== v17 ==
// alu_add
module alu_add (
    input   logic           clk_i,
    input   logic           rst_i,
    input   logic [36:0]    left_i,      
    input   logic [36:0]    right_i,     
    output  logic           in_ready_o,
    input   logic           in_valid_i,
    output  logic [36:0]    result_o,    
    input   logic           out_ready_i,
    output  logic           out_valid_o
);
clock: 5.01 ns
lec_check: 0
abc_area: 1
cap_margin: 20
core_aspect_ratio: 0.5
core_margin: 2
core_utilization: 72
cts_cluster_diameter: 400
cts_cluster_size: 100
place_density: 0.4
setup_slack_margin: 0.74
slew_margin: 20
tns_end_percent: 5
run.sh (not shown) runs the stock make flow with config.mk's settings and CLKGATE_MAP_FILE=.
Input-level comparison between v10 and v17:
==> flow/config.mk <==
export PLATFORM = sky130hd
export DESIGN_NAME = alu_add
export DESIGN_NICKNAME = alu_add
export VERILOG_FILES = /design/flow/design.v
export SDC_FILE = /design/flow/constraint.sdc
export NUM_CORES = 4
export LEC_CHECK = 0
export CAP_MARGIN = 20
export CORE_MARGIN = 2
export CORE_UTILIZATION = 15
export SLEW_MARGIN = 20
==> flow/constraint.sdc <==
create_clock -name core_clock -period 4.76 [get_ports {clk_i}]
set_input_delay 0.9520 -clock core_clock [delete_from_list [all_inputs] [get_ports {clk_i}]]
set_output_delay 0.9520 -clock core_clock [all_outputs]
set_load 0.01 [all_outputs]
==> comparison <==
Higher area fraction in and, or, nand and nor cells after synthesis was reported by v17, not v10. v10 vs v17 on first-pass GRT wire length: v10 is the lower one. Comparing synthesized area for v10 and v17, the smaller number came from v10. Looking only at fraction of met1 tracks used by global routing, and setting everything else aside, the higher value of v10 and v17 goes to v17. Relative to v17, routing usage on met2 decreased by 61 points in v10. Going from v17 to v10, the die area was enlarged.
Input changes introduced in v22 (baseline for comparison: v10):
--- a/flow/config.mk
+++ b/flow/config.mk
@@ -9,3 +9,4 @@
 export CORE_MARGIN = 2
-export CORE_UTILIZATION = 15
+export CORE_UTILIZATION = 68
+export CTS_CLUSTER_DIAMETER = 350
 export SLEW_MARGIN = 20
==> flow/constraint.sdc <==
create_clock -name core_clock -period 4.3 [get_ports {clk_i}]
set_input_delay 0.8600 -clock core_clock [delete_from_list [all_inputs] [get_ports {clk_i}]]
set_output_delay 0.8600 -clock core_clock [all_outputs]
set_load 0.01 [all_outputs]
Findings:
- Taking v10 as the reference, in v22 share of power burned in combinational logic climbed 1.1 points; shortest period the worst path allows dropped 0.35 ns.
- Origin of the worst setup path = counter_q[0]$_SDFFE_PP0P_: v10; origin of the worst setup path = counter_q[1]$_SDFFE_PP0P_: v22
- Against v10, the final cell area of v22 is lower.


Starting RTL as in the previous note.
// alu_add
module alu_add (
    input   logic           clk_i,
    input   logic           rst_i,
    input   logic [36:0]    left_i,      
    input   logic [36:0]    right_i,     
    output  logic           in_ready_o,
    input   logic           in_valid_i,
    output  logic [36:0]    result_o,    
    input   logic           out_ready_i,
    output  logic           out_valid_o
);
typedef enum logic [1:0] {
    S_IDLE,
    S_NORMALIZE,
    S_ADD,
    S_RENORMALIZE
} state_t;
state_t state_d, state_q;
logic [$clog2(calc_pkg::NumDigits):0] counter_d, counter_q;
logic in_ready_d, in_ready_q;
logic out_valid_d, out_valid_q;
assign out_valid_o = out_valid_q;
assign in_ready_o = in_ready_q;
calc_pkg::num_t left_d, left_q;
calc_pkg::num_t right_d, right_q;
calc_pkg::num_t result_d, result_q;
calc_pkg::bcd_t result_extra_d, result_extra_q;
logic carryborrow_d, carryborrow_q;
assign result_o = out_valid_q ? result_q : '0;
logic [4:0] nibble_sum;
  ...
Settings: LEC_CHECK=0, CAP_MARGIN=0, CELL_PAD_IN_SITES_GLOBAL_PLACEMENT=1, CORE_MARGIN=5, CORE_UTILIZATION=48, GPL_ROUTABILITY_DRIVEN=0, GPL_TIMING_DRIVEN=0, HOLD_SLACK_MARGIN=0.09, MAX_ROUTING_LAYER=met5, PLACE_DENSITY_LB_ADDON=0.25, SETUP_SLACK_MARGIN=1.14, SLEW_MARGIN=40, TNS_END_PERCENT=95; clock period 4.31 ns.
The baseline completed with no timing, DRC or antenna violations.
Rerun with:
Settings changed: CAP_MARGIN 0 to 35, CELL_PAD_IN_SITES_GLOBAL_PLACEMENT 1 to not set, CORE_MARGIN 5 to 2, CORE_UTILIZATION 48 to 68, CTS_CLUSTER_SIZE set to 32, GPL_ROUTABILITY_DRIVEN 0 to not set, GPL_TIMING_DRIVEN 0 to not set, HOLD_SLACK_MARGIN 0.09 to not set, PLACE_DENSITY_LB_ADDON 0.25 to not set, SETUP_SLACK_MARGIN 1.14 to not set, SLEW_MARGIN 40 to 15, TNS_END_PERCENT 95 to 45.
Clock period 4.31 ns to 3.79 ns, I/O delays scaled along.
What happened:
- This time the run completed, yet does not pass: negative setup slack
- maximum frequency increases by a few percent
- global-route usage increases by 15 points
- routed wire length decreases slightly
- via count increases by a few percent
- combinational power stays flat
Rerun with:
Settings changed: ABC_AREA set to 1, CAP_MARGIN 35 to 20, CTS_CLUSTER_SIZE 32 to not set, MAX_ROUTING_LAYER met5 to not set, SLEW_MARGIN 15 to 20, TNS_END_PERCENT 45 to not set.
Clock period 3.79 ns to 4.73 ns, I/O delays scaled along.
=>
- The changed run produced a clean layout
- wire length fell by 7.4%
- area after synthesis rose by 0.69%
- sequential share of layout area rose by 0.83 points
- power fell by 25%
- maximum frequency fell by 11%
- worst setup slack improved by 0.48 ns
- critical path depth rose by 7
- final area fell by 3.9%
- clock-buffer cell count rose by 1
- sequential cell count is unchanged
Rerun with:
Settings changed: ABC_AREA 1 to not set, CORE_UTILIZATION 68 to 40.
Clock period 4.73 ns to 4.76 ns, I/O delays scaled along.
The changed run passed the timing, design-rule and antenna checks.
Synthesized cell count decreases by 25%.
Area after synthesis decreases by about 0.7%.
Count of clock-buffer cells in the layout decreases by 1.
Final area increases by 1.3%.
Wire length decreases by about 6%.
First-iteration DRC count decreases by 56%.
Power decreases by 1.0%.
Fmax increases by 0.60%.
Register-to-register slack is better by 0.06 ns.
Rerun with:
Settings changed: CORE_UTILIZATION 40 to 70, CTS_CLUSTER_SIZE set to 22.
Clock period 4.76 ns to 3.94 ns, I/O delays scaled along.
After rerunning: With this change the flow finished but failed the layout checks on negative setup slack. Clock-buffer cell count rose by 1. Area after synthesis does not change. Utilization increases by 40 points. Non-clock buffer count came out higher by 27. Power climbs by 34%. Fmax goes up by 5.0%. Global-route usage rose by 21 points. Design area came out higher by 1.9%. Via count came out higher by 22%. Die area decreases by 42%. Worst setup slack loses 0.61 ns.
Rerun with:
Settings changed: CORE_UTILIZATION 70 to 68, CTS_CLUSTER_SIZE 22 to 34.
Clock period 3.94 ns to 4.28 ns, I/O delays scaled along.
What happened: With this change the flow went through all stages and came out clean. Wire length falls by 22%. Sequential power shrinks by about 9%. Cell count went down by 0.99%. Sequential share of layout area went up by 0.56 points. Design area went down by 2.6%. Global-route usage fell by 5.8 points. Die area climbs by 2.8%. Worst setup slack gets better by 0.40 ns.


Starting RTL as in the previous note.
make LEC_CHECK=0 CAP_MARGIN=20 CORE_MARGIN=2 CORE_UTILIZATION=72 CTS_CLUSTER_DIAMETER=104 CTS_CLUSTER_SIZE=14 HOLD_SLACK_MARGIN=0.26 PLACE_DENSITY_LB_ADDON=0.15 SETUP_SLACK_MARGIN=0.47 SLEW_MARGIN=20 finish   # period 1.56 ns
The first run failed in detailed placement on DPL-0038.
Edit:
- CTS_CLUSTER_DIAMETER: 104 -> 397
- CTS_CLUSTER_SIZE: 14 -> 95
- HOLD_SLACK_MARGIN: 0.26 -> unset
- PLACE_DENSITY_LB_ADDON: 0.15 -> unset
- SETUP_SLACK_MARGIN: 0.47 -> unset
- clock period: 1.56 -> 6.72 ns (I/O delays scaled with it)
Result: The new run produced a clean layout. Area after synthesis does not change. Die area is unchanged. Synthesized cell count is unchanged.
Edit:
- CTS_CLUSTER_DIAMETER: 397 -> 104
- CTS_CLUSTER_SIZE: 95 -> unset
- SETUP_SLACK_MARGIN: unset -> 0.23
- clock period: 6.72 -> 2.85 ns (I/O delays scaled with it)
Effect:
- This time the run died in clock tree synthesis, error DPL-0038
- die area stays the same
- area after synthesis is unchanged
- synthesized cell count stays the same
Edit:
- SETUP_SLACK_MARGIN: 0.23 -> 0.39
- clock period: 2.85 -> 1.56 ns (I/O delays scaled with it)
With this change the flow failed in detailed placement with DPL-0038.
Synthesized area does not change.
Die size is unchanged.
Synthesized cell count stays the same.
Edit:
- CAP_MARGIN: 20 -> 0
- CTS_CLUSTER_DIAMETER: 104 -> unset
- CTS_CLUSTER_SIZE: unset -> 22
- SETUP_SLACK_MARGIN: 0.39 -> unset
- clock period: 1.56 -> 3.94 ns (I/O delays scaled with it)
Outcome:
- The new run completed and failed the layout checks on setup timing
- die size is unchanged
- synthesized area does not change
- synthesized cell count does not change
Edit:
- CAP_MARGIN: 0 -> 20
- CORE_UTILIZATION: 72 -> 70
- HOLD_SLACK_MARGIN: unset -> -0.09
- SETUP_SLACK_MARGIN: unset -> 1.16
Result: This time the run stopped in global routing on GRT-0232; synthesized cell count does not change; die size rose by 2.7%; area after synthesis does not change.


## exp/amber
alu_add again, from the RTL that the note above started with.
clock: 7.52 ns
lec_check: 0
abc_area: 0
cap_margin: 20
cell_pad_in_sites_detail_placement: 2
cell_pad_in_sites_global_placement: 3
core_aspect_ratio: 0.54
core_margin: 6
core_utilization: 45
gpl_routability_driven: 0
hold_slack_margin: 0.06
min_routing_layer: met2
place_density: 0.87
setup_slack_margin: -0.57
slew_margin: 25
exp/amber did not run to completion, as it errored out during global placement (3_3_place_gp).
The following lists how exp/umber was set up differently from exp/amber:
==> flow/config.mk <==
export PLATFORM = sky130hd
export DESIGN_NAME = alu_add
export DESIGN_NICKNAME = alu_add
export VERILOG_FILES = /design/flow/design.v
export SDC_FILE = /design/flow/constraint.sdc
export NUM_CORES = 4
export LEC_CHECK = 0
export CAP_MARGIN = 20
export CORE_MARGIN = 2
export CORE_UTILIZATION = 40
export SLEW_MARGIN = 20
==> flow/constraint.sdc <==
create_clock -name core_clock -period 10.0 [get_ports {clk_i}]
set_input_delay 2.0000 -clock core_clock [delete_from_list [all_inputs] [get_ports {clk_i}]]
set_output_delay 2.0000 -clock core_clock [all_outputs]
set_load 0.01 [all_outputs]
## What came out
Summary of exp/amber and exp/umber: one run falls short of a clean finish, namely exp/amber. exp/amber did not finish; the tool stopped in global placement (3_3_place_gp) with error GPL-0301. Sort exp/amber and exp/umber by share of the core filled by cells before placement, descending, and exp/amber comes first. Changes observed in exp/umber relative to exp/amber: per-instance average area after synthesis flat; area of the die flat.
Input-level comparison between exp/nickel and exp/umber:
diff --git a/flow/config.mk b/flow/config.mk
--- a/flow/config.mk
+++ b/flow/config.mk
@@ -7,5 +7,9 @@
 export LEC_CHECK = 0
+export ABC_AREA = 1
 export CAP_MARGIN = 20
+export CELL_PAD_IN_SITES_DETAIL_PLACEMENT = 2
 export CORE_MARGIN = 2
 export CORE_UTILIZATION = 40
-export SLEW_MARGIN = 20
+export GPL_ROUTABILITY_DRIVEN = 0
+export SETUP_SLACK_MARGIN = 0.82
+export SLEW_MARGIN = 25
--- outcome ---
In the final reports, the cell area of exp/nickel is larger than that of exp/umber.
Net count after synthesis for exp/nickel: 29% up relative to exp/umber
Tightest hold margin was higher in exp/nickel than in exp/umber.
In exp/nickel the area after synthesis turned out 0.69% higher than in exp/umber.
From exp/umber to exp/nickel the numbers moved as follows: number of global-route vias before repair now sits higher, worst setup margin now sits lower.
Compared exp/umber against exp/nickel; data-path buffer share of cell area in the final layout within noise.
The run showing the greater global-route wire length before repair is exp/nickel.
Global-route usage over all layers was lower in the run labelled exp/umber.
Lower fraction of area in registers was reported by exp/nickel, not exp/umber.
Against exp/umber, exp/nickel comes in 12 points lower on mux share of post-synthesis cell area.
For exp/raven, these inputs were changed with respect to exp/nickel:
==> flow/config.mk <==
export PLATFORM = sky130hd
export DESIGN_NAME = alu_add
export DESIGN_NICKNAME = alu_add
export VERILOG_FILES = /design/flow/design.v
export SDC_FILE = /design/flow/constraint.sdc
export NUM_CORES = 4
export LEC_CHECK = 0
export CAP_MARGIN = 20
export CORE_MARGIN = 2
export CORE_UTILIZATION = 68
export CTS_CLUSTER_DIAMETER = 357
export CTS_CLUSTER_SIZE = 98
export SLEW_MARGIN = 20
==> comparison <==
Compared to exp/nickel, exp/raven has post-synthesis average cell area 32% higher.
Comparing exp/raven against exp/nickel, there is no change at all in total count of max-transition violations in the final report.
The post-synthesis to final-layout area growth in exp/raven sits 0.92 points below the value recorded for exp/nickel.
| post-synthesis instance area | exp/raven vs exp/nickel | 60 sq um lower |
Modified inputs, exp/violet compared to exp/raven
diff --git a/flow/config.mk b/flow/config.mk
--- a/flow/config.mk
+++ b/flow/config.mk
@@ -9,5 +9,6 @@
 export CORE_MARGIN = 2
-export CORE_UTILIZATION = 68
-export CTS_CLUSTER_DIAMETER = 357
+export CORE_UTILIZATION = 40
+export CTS_CLUSTER_DIAMETER = 391
 export CTS_CLUSTER_SIZE = 98
+export PLACE_DENSITY = 0.95
 export SLEW_MARGIN = 20
Results
Between exp/raven and exp/violet, the flow reports number of global-route vias before repair increasing by a few percent. Between exp/violet and exp/raven, it is exp/violet whose clock group share of total power is lower, by 0.4 points. From exp/raven to exp/violet, synthesized instance count did not move at all. Growth of design area from synthesis to finish delta for exp/violet relative to exp/raven: 1.5 points higher. exp/raven -> exp/violet: final instance count without filler cells increased by a little under 10%.


Setup of lane 1:
alu_add again, from the RTL that the note above started with.
==> flow/config.mk <==
export PLATFORM = sky130hd
export DESIGN_NAME = alu_add
export DESIGN_NICKNAME = alu_add
export VERILOG_FILES = /design/flow/design.v
export SDC_FILE = /design/flow/constraint.sdc
export NUM_CORES = 4
export LEC_CHECK = 0
export ABC_AREA = 0
export CAP_MARGIN = 0
export CORE_ASPECT_RATIO = 0.59
export CORE_MARGIN = 2
export CORE_UTILIZATION = 18
export GPL_TIMING_DRIVEN = 0
export MIN_ROUTING_LAYER = met1
export PLACE_DENSITY_LB_ADDON = 0.12
export SETUP_SLACK_MARGIN = -0.37
export SLEW_MARGIN = 0
==> flow/constraint.sdc <==
create_clock -name core_clock -period 3.77 [get_ports {clk_i}]
set_input_delay 0.7540 -clock core_clock [delete_from_list [all_inputs] [get_ports {clk_i}]]
set_output_delay 0.7540 -clock core_clock [all_outputs]
set_load 0.01 [all_outputs]
From the logs: lane 1 reached the end of the flow and failed the layout checks with setup timing.
#### Input delta (lane 2 over lane 1)
# lane 1
export LEC_CHECK = 0
export ABC_AREA = 0
export CAP_MARGIN = 0
export CORE_ASPECT_RATIO = 0.59
export CORE_MARGIN = 2
export CORE_UTILIZATION = 18
export GPL_TIMING_DRIVEN = 0
export MIN_ROUTING_LAYER = met1
export PLACE_DENSITY_LB_ADDON = 0.12
export SETUP_SLACK_MARGIN = -0.37
export SLEW_MARGIN = 0
create_clock -name core_clock -period 3.77 [get_ports {clk_i}]
# lane 2
export LEC_CHECK = 0
export CAP_MARGIN = 35
export CORE_MARGIN = 2
export CORE_UTILIZATION = 65
export MAX_ROUTING_LAYER = met5
export SLEW_MARGIN = 15
export TNS_END_PERCENT = 45
create_clock -name core_clock -period 3.96 [get_ports {clk_i}]
Findings:
Overall die width delta for lane 2 relative to lane 1: 170 um lower. From lane 1 to lane 2 the numbers moved as follows: non-clock buffer total of the final layout -44, relative contribution of combinational cells to total power decreased by 2.6 points relative to the old numbers, post-route cell area has decreased. Lane 2 vs lane 1: critical path data required time up in lane 2. Looking at total of clock buffers placed in the layout across lane 1 and lane 2, the one that comes out lower is lane 2. In the tables for lane 1 and lane 2, post-detailed-route via-to-cell ratio reads lower with lane 1. Lane 2: first-pass GRT wire length is about 30% lower than what lane 1 reported. Lane 2: full flow OK, the timing, design-rule and antenna checks passed.
[inputs] lane 3 vs lane 2
# lane 2
export LEC_CHECK = 0
export CAP_MARGIN = 35
export CORE_MARGIN = 2
export CORE_UTILIZATION = 65
export MAX_ROUTING_LAYER = met5
export SLEW_MARGIN = 15
export TNS_END_PERCENT = 45
create_clock -name core_clock -period 3.96 [get_ports {clk_i}]
# lane 3
export LEC_CHECK = 0
export CAP_MARGIN = 35
export CORE_MARGIN = 2
export CORE_UTILIZATION = 70
export CTS_CLUSTER_SIZE = 32
export HOLD_SLACK_MARGIN = -0.1
export MAX_ROUTING_LAYER = met5
export PLACE_DENSITY = 0.65
export SLEW_MARGIN = 15
export TNS_END_PERCENT = 45
create_clock -name core_clock -period 3.79 [get_ports {clk_i}]
### Flow results
Lane 3 failed in global routing (5_1_grt) with GRT-0232. Delta (lane 3 minus lane 2): cell total in the yosys stat output closely matched the old numbers, adder and majority cell fraction of the synthesized area closely matched the old numbers, number of resized instances in the post-cts repair step increased by 10 relative to the old numbers. [lane 3 vs lane 2] effective utilization at floorplan: higher in lane 3. Lane 3 vs lane 2: number of placement rows down by a few percent.
The following lists how lane 4 was set up differently from lane 3:
# lane 3
export LEC_CHECK = 0
export CAP_MARGIN = 35
export CORE_MARGIN = 2
export CORE_UTILIZATION = 70
export CTS_CLUSTER_SIZE = 32
export HOLD_SLACK_MARGIN = -0.1
export MAX_ROUTING_LAYER = met5
export PLACE_DENSITY = 0.65
export SLEW_MARGIN = 15
export TNS_END_PERCENT = 45
create_clock -name core_clock -period 3.79 [get_ports {clk_i}]
# lane 4
export LEC_CHECK = 0
export CAP_MARGIN = 35
export CORE_MARGIN = 2
export CORE_UTILIZATION = 47
export MAX_ROUTING_LAYER = met5
export PLACE_DENSITY_LB_ADDON = 0.05
export SLEW_MARGIN = 15
export TNS_END_PERCENT = 45
create_clock -name core_clock -period 3.23 [get_ports {clk_i}]
[summary]
- In lane 4 the implementation ran to completion but is not tape-out ready, as the final checks report setup timing.
- As far as cell total in the yosys stat output goes, lane 4 and lane 3 are indistinguishable; the numbers are identical.
- NOTE width of the chip lane 3->lane 4 increased by more than 10%
- Lane 3 -> lane 4: net count entering floorplan delta 0, exact match
- Higher placed standard-cell area was reported by lane 4, not lane 3.
- Compare lane 3 and lane 4 | number of cells in the design after placement lower: lane 3
- Post-DP HPWL (lane 4 / lane 3): 1.09
- On overall chip area: between lane 3 and lane 4, it ends up higher for lane 4.
- Between lane 3 and lane 4, the flow reports placer's final routability congestion estimate increasing slightly.
What lane 5 does differently from lane 4 at the input level:
# lane 4
export LEC_CHECK = 0
export CAP_MARGIN = 35
export CORE_MARGIN = 2
export CORE_UTILIZATION = 47
export MAX_ROUTING_LAYER = met5
export PLACE_DENSITY_LB_ADDON = 0.05
export SLEW_MARGIN = 15
export TNS_END_PERCENT = 45
create_clock -name core_clock -period 3.23 [get_ports {clk_i}]
# lane 5
export LEC_CHECK = 0
export CAP_MARGIN = 35
export CORE_MARGIN = 2
export CORE_UTILIZATION = 72
export CTS_CLUSTER_SIZE = 31
export MAX_ROUTING_LAYER = met5
export PLACE_DENSITY = 0.84
export SLEW_MARGIN = 15
export TNS_END_PERCENT = 45
create_clock -name core_clock -period 3.96 [get_ports {clk_i}]
==> comparison <==
- The runs compared here, lane 4 and lane 5, all ended either early or with open violations.
- Looking at final area, lane 5 sits 1000 um^2 lower than lane 4 does.
- Compared lane 4 against lane 5; post-synthesis average cell area within noise.
- Going from lane 4 to lane 5, the met3 routing resource usage after global routing was found to have gone up by 9.5 points.
- Cell count: lane 5 lower than lane 4
- Tightest hold margin: lane 5 vs lane 4 down 0.0032 ns
- The count of plain and timing-repair buffers of lane 5 falls short of that of lane 4 by 103.
Power figures rest on the tool's default switching activity, not on a simulated workload.
